run A:
Design alu_top, start of the top module:
module alu_top(clk, a, b, s, result, zero);
input clk;
input [15:0] a, b;
input [3:0] s;
output reg [15:0] result;
output reg zero;
reg [15:0] a_q, b_q;
reg [3:0] s_q;
wire [15:0] alu_result;
wire alu_zero;
always @(posedge clk) begin
    a_q <= a;
    b_q <= b;
    s_q <= s;
    result <= alu_result;
    zero <= alu_zero;
end
alu u_alu(.a(a_q), .b(b_q), .s(s_q), .result(alu_result), .zero_detection(alu_zero));
endmodule
Size in the first run: ~54 I/O pins.
make LEC_CHECK=0 CAP_MARGIN=35 CORE_MARGIN=2 CORE_UTILIZATION=72 CTS_CLUSTER_DIAMETER=30 CTS_CLUSTER_SIZE=50 MAX_ROUTING_LAYER=met4 SETUP_SLACK_MARGIN=0.82 SLEW_MARGIN=20 finish   # period 6.42 ns
run.sh (not shown) runs the stock make flow with config.mk's settings and CLKGATE_MAP_FILE=.
Run A went all the way through the flow, and no timing, DRC or antenna check failed.
--- input diff run A..run B ---
Settings: setting PLACE_DENSITY_LB_ADDON to 0.0 for the first time; removing MAX_ROUTING_LAYER (formerly met4); changing the clock period (ns, I/O delays scaled along) from 6.42 to 5.79.
Findings:
Run B is listed as incomplete: the tool reported an error in global routing (5_1_grt) and the run ended there. Per the comparison of run B with run A, number of buffers added to fix hold violations after cts essentially unchanged, net count entering floorplan flat, post-CTS repair timing setup buffer count went up, instance area at placement grew by 610 µm². Half-perimeter wire length after detailed placement | run B above run A. As far as synthesized cell count goes, run B and run A are indistinguishable; the numbers are identical. Diff run A -> run B: number of flops mapped to enable cells by yosys comparable; final RePlAce weighted congestion now larger; number of cells upsized or downsized after cts now larger.
Inputs modified between run B and run C:
Settings: CAP_MARGIN changed from 35 to 20; PLACE_DENSITY_LB_ADDON removed (was 0.0); CORE_UTILIZATION changed from 72 to 64; SETUP_SLACK_MARGIN removed (was 0.82); CTS_CLUSTER_SIZE removed (was 50); CTS_CLUSTER_DIAMETER removed (was 30); the clock period (ns, I/O delays scaled along) changed from 5.79 to 5.52.
### Flow results
Run C vs. run B: post-CTS setup buffer count fell 26, post-placement cell area rose 180 µm², die area rose 0.0016 mm², final weighted congestion of routability-driven global placement fell about 7%, clock tree buffer depth about even. Run C: complete, dirty (negative setup slack).
Edits applied to the flow inputs when going from run C to run D:
Settings: setting PLACE_DENSITY_LB_ADDON to 0.03 for the first time; setting CTS_CLUSTER_DIAMETER to 28 for the first time; setting SETUP_SLACK_MARGIN to 1.87 for the first time; changing CORE_UTILIZATION from 64 to 72; changing the clock period (ns, I/O delays scaled along) from 5.52 to 6.65.
==> results <==
- In the summary table, run D is marked failed, with error GRT-0232 raised in global routing (5_1_grt).
- In the flow results for run D and run C, the die area is larger on run C.
- Run D vs run C, row count went down by 4.8%.
- Run D: number of buffers inserted by post-CTS setup repair 30 above run C
- Number of placed cells counting well taps (lower): run D
- Per the comparison of run D with run C, initial core utilization now sits higher; post-synthesis chip area from yosys now sits at about the same level.
- Detailed-placement wirelength estimate, run D vs run C: down by a little under 10%
- Global placer's final weighted congestion (run D over run C): increase, 10%
- Yosys stat cell total came out exactly the same in run D and run C.
For run E, these inputs were changed with respect to run D:
Settings: putting PLACE_DENSITY at 0.69 where nothing was set; swapping 72 for 40 in CORE_UTILIZATION; clearing PLACE_DENSITY_LB_ADDON, which used to be 0.03; clearing SETUP_SLACK_MARGIN, which used to be 1.87; putting MIN_ROUTING_LAYER at met2 where nothing was set; clearing CTS_CLUSTER_DIAMETER, which used to be 28; swapping 6.65 for 8.0 in the clock period (ns, I/O delays scaled along).
## What came out
Looking at the logs for run D and run E, the single run that did not finish was run D.
Run D | ERROR | global routing (5_1_grt)
Die width in run E is about 33% above run D.
Re multiplexer fraction of the synthesized cell area: no difference whatsoever between run E and run D.
Side by side, half-perimeter wire length of the detailed placement result turned out higher in run E than in run D.
#### Input delta (run F over run E)
Settings: putting CELL_PAD_IN_SITES_DETAIL_PLACEMENT at 2 where nothing was set; putting CORE_ASPECT_RATIO at 0.54 where nothing was set; putting ABC_AREA at 1 where nothing was set; putting CTS_CLUSTER_SIZE at 52 where nothing was set; clearing PLACE_DENSITY, which used to be 0.69; putting PLACE_DENSITY_LB_ADDON at 0.06 where nothing was set; swapping 40 for 27 in CORE_UTILIZATION; putting TNS_END_PERCENT at 40 where nothing was set; swapping 2 for 5 in CORE_MARGIN; putting HOLD_SLACK_MARGIN at -0.0 where nothing was set; putting MAX_ROUTING_LAYER at met4 where nothing was set; putting GPL_TIMING_DRIVEN at 1 where nothing was set; putting CELL_PAD_IN_SITES_GLOBAL_PLACEMENT at 3 where nothing was set.
==> results <==
Overall global routing resource usage: run F and run E compared, higher one is run E
Run F vs run E, fraction of power spent switching nets went up by 5.1 points.
Compared with run E, in run F total placed instance area rose by about 12%; total placed cells including tap cells rose by about 44%.
The biggest combinational cell group after synthesis comes out adder cells in one run and simple AND/OR/NAND/NOR gates in the other, namely in run E and run F respectively.

---

## sierra
alu_top again, from the RTL that the note above started with.
make LEC_CHECK=0 ABC_AREA=0 CAP_MARGIN=20 CELL_PAD_IN_SITES_GLOBAL_PLACEMENT=2 CORE_MARGIN=2 CORE_UTILIZATION=40 CTS_CLUSTER_DIAMETER=391 CTS_CLUSTER_SIZE=93 PLACE_DENSITY=0.43 SLEW_MARGIN=20 finish   # period 8.0 ns
#### Input delta (indigo over sierra)
Settings: a deleted CTS_CLUSTER_SIZE that had been 93; a deleted ABC_AREA that had been 0; a deleted PLACE_DENSITY that had been 0.43; a deleted CTS_CLUSTER_DIAMETER that had been 391; a deleted CELL_PAD_IN_SITES_GLOBAL_PLACEMENT that had been 2; an added SETUP_SLACK_MARGIN of 1.73; a change of the clock period (ns, I/O delays scaled along) from 8.0 to 7.29.
--- outcome ---
Die outline width delta (indigo -> sierra): insignificant. Across both runs, total power per unit cell area was higher for indigo than for sierra. The final worst slack reported for indigo is greater than that of sierra by 0.35 ns. On power dissipated by switching net loads: indigo sits above sierra. indigo vs sierra — final area climbed by a little under 10%. Power in sequential cells, sierra and indigo: larger value in indigo. Delta (indigo minus sierra): signed area change from the synthesized netlist to the final layout saw an increase; routed length on met1 saw a decrease. indigo ended up with a lower maximum number of pins on one net before global-route repair than sierra did.
Relative to indigo, the following input files were edited for cedar:
Settings: setting PLACE_DENSITY to 0.37 for the first time; setting CTS_CLUSTER_DIAMETER to 77 for the first time; changing CORE_UTILIZATION from 40 to 72; setting ABC_AREA to 1 for the first time; changing SETUP_SLACK_MARGIN from 1.73 to 0.76; changing the clock period (ns, I/O delays scaled along) from 7.29 to 5.77.
Changes observed in cedar relative to indigo: instance area at placement increased 9.2%; cell area higher.
Total of flip-flops plus latches after synthesis: cedar vs indigo identical
In cedar the implementation ran to completion but is not tape-out ready, as the final checks report setup timing.
Relative contribution of combinational cells to total power ends up higher on cedar.
Going from indigo to cedar, number of filler instances in the final layout shrank by 68%, layout-stage area growth over the synthesis result shrank by 1.4 points, sequential power grew by about 28%, mean number of vias per cell grew by 15%, combined global-route utilization of all metal layers grew by 23 points.
> inputs changed (cedar -> tundra)
Settings: CORE_UTILIZATION now 40, was 72; SETUP_SLACK_MARGIN no longer set, was 0.76; PLACE_DENSITY no longer set, was 0.37; CTS_CLUSTER_DIAMETER no longer set, was 77; ABC_AREA no longer set, was 1; the clock period (ns, I/O delays scaled along) now 7.29, was 5.77.
Findings:
- tundra ran to completion and came out clean on the timing, design-rule and antenna checks.
- Diff cedar -> tundra: combinational share of cell area now larger, average instance area after synthesis now larger, chip area estimate from yosys synthesis now smaller.
- The run showing the smaller area used by sequential logic in the layout is tundra.
- | wire length | tundra vs cedar | better |
- Cell count: tundra lower than cedar
### tundra -> nickel
Settings: CORE_UTILIZATION: 40 -> 70; HOLD_SLACK_MARGIN: unset -> -0.1; CTS_CLUSTER_DIAMETER: unset -> 29; SETUP_SLACK_MARGIN: unset -> 1.57; PLACE_DENSITY: unset -> 0.66; MAX_ROUTING_LAYER: unset -> met4; the clock period (ns, I/O delays scaled along): 7.29 -> 5.65.
--- outcome ---
FAIL nickel @ global routing: tool exited with error
nickel vs. tundra: worst setup timing slack at the placement stage dropped 1.27 ns, area of the die dropped 9700 sq um, row count dropped 26%.
From nickel to tundra, number of distinct library cells after synthesis did not move at all.
Power and IR drop assume default switching activity.
